== job 101 ==
Design ARM, start of the top module:
module ARM(
    input clk,
    input rst,
    output [31:0] imem_addr,
    input [31:0] imem_data,
    output [31:0] dmem_addr,
    output [31:0] dmem_wdata,
    output dmem_we,
    input [31:0] dmem_rdata
);
wire hazard;
wire branch_taken;
wire [31:0] branch_adr;
wire [31:0] pc_if_out;
wire [31:0] instruction_if_out;
instruction_fetch inst_fetch(
	.clk	(clk),
	.rst	(rst),
	.freeze	(hazard),
	.branch_taken	(branch_taken),
	.branch_adr	(branch_adr),
	.pc_out	(pc_if_out),
	.imem_addr	(imem_addr),
	.imem_data	(imem_data),
	.instruction	(instruction_if_out)
);
wire [31:0] pc_if_reg_out;
wire [31:0] instruction_if_reg_out;
instruction_fetch_register inst_fetch_reg(
	.clk	(clk),
	.rst	(rst),
	.freeze	(hazard),
	.flush	(branch_taken),
	.pc_in(pc_if_out),
	.instruction_in	(instruction_if_out),
	.pc	(pc_if_reg_out),
	.instruction	(instruction_if_reg_out)
);
wire[31:0] result_wb;
wire write_back_enable;
wire [3:0] dest_wb;
wire [3:0] sr;
wire wb_en_id_out;
wire mem_r_en_id_out;
wire mem_w_en_id_out;
wire b_id_out;
wire s_id_out;
wire [3:0] exec_cmd_id_out;
wire [31:0] val_rn_id_out;
wire [31:0] val_rm_id_out;
wire imm_id_out;
wire [11:0] shift_operand_id_out;
wire [23:0] signed_imm_24_id_out;
wire [3:0] dest_id_out;
wire [3:0] src1_id_out;
wire [3:0] src2_id_out;
wire two_src_id_out;
wire [31:0] pc_id_out;
instrcution_decode inst_decode(
	.clk	(clk),
	.rst	(rst),
	.instruction	(instruction_if_reg_out),
	.result_wb	(result_wb),
	.write_back_enable	(write_back_enable),
	.dest_wb	(dest_wb),
	.hazard	(hazard),
	.sr	(sr),
	.pc_in	(pc_if_reg_out),
	.wb_en	(wb_en_id_out),
	.mem_r_en	(mem_r_en_id_out),
	.mem_w_en	(mem_w_en_id_out),
	.b	(b_id_out),
	.s	(s_id_out),
	.exec_cmd	(exec_cmd_id_out),
	.val_rn	(val_rn_id_out),
	.val_rm	(val_rm_id_out),
  ...
make LEC_CHECK=0 CAP_MARGIN=20 CORE_MARGIN=2 CORE_UTILIZATION=59 SLEW_MARGIN=20 finish   # period 10.4 ns
run.sh (not shown) runs the stock make flow with config.mk's settings and CLKGATE_MAP_FILE=.
#### Input delta (job 102 over job 101)
diff --git a/flow/config.mk b/flow/config.mk
--- a/flow/config.mk
+++ b/flow/config.mk
@@ -9,3 +9,5 @@
 export CORE_MARGIN = 2
-export CORE_UTILIZATION = 59
+export CORE_UTILIZATION = 63
+export CTS_CLUSTER_DIAMETER = 45
+export SETUP_SLACK_MARGIN = 2.1
 export SLEW_MARGIN = 20
==> flow/constraint.sdc <==
create_clock -name core_clock -period 7.55 [get_ports {clk}]
set_input_delay 1.5100 -clock core_clock [delete_from_list [all_inputs] [get_ports {clk}]]
set_output_delay 1.5100 -clock core_clock [all_outputs]
set_load 0.01 [all_outputs]
Notes after the runs:
Job 102: aborted in global routing (5_1_grt) (tool error). Looking at site row count across job 101 and job 102, the one that comes out higher is job 101. [compare] base=job 101 new=job 102: number of post-CTS setup repair buffers higher; adder-cell share of the synthesized area neither gained nor lost much; largest buffer count on any clock path stayed essentially flat.
Here is what was changed in the inputs of job 103 compared with job 102.
diff --git a/flow/config.mk b/flow/config.mk
--- a/flow/config.mk
+++ b/flow/config.mk
@@ -9,5 +9,3 @@
 export CORE_MARGIN = 2
-export CORE_UTILIZATION = 63
-export CTS_CLUSTER_DIAMETER = 45
-export SETUP_SLACK_MARGIN = 2.1
+export CORE_UTILIZATION = 58
 export SLEW_MARGIN = 20
--- outcome ---
In job 103 the implementation ran to completion but is not tape-out ready, as the final checks report setup timing. In the reports for job 103 and job 102, the larger total instance count after detailed placement belongs to job 103. Compared job 103 against job 102; cell area after placement within noise. Comparing job 103 against job 102, there is no change at all in maximum root-to-sink buffer count. In job 103, the post-cts sizing count came out 5.3% below the value in job 102. The initial cell density of the core in job 103 was lower than what job 102 gave. Relative to job 102, the post-detailed-placement half-perimeter wirelength measured on job 103 has decreased by a few percent. Compared job 103 vs job 102, and height of the chip is up in job 103. Re post-synthesis area per instance: no difference whatsoever between job 102 and job 103.
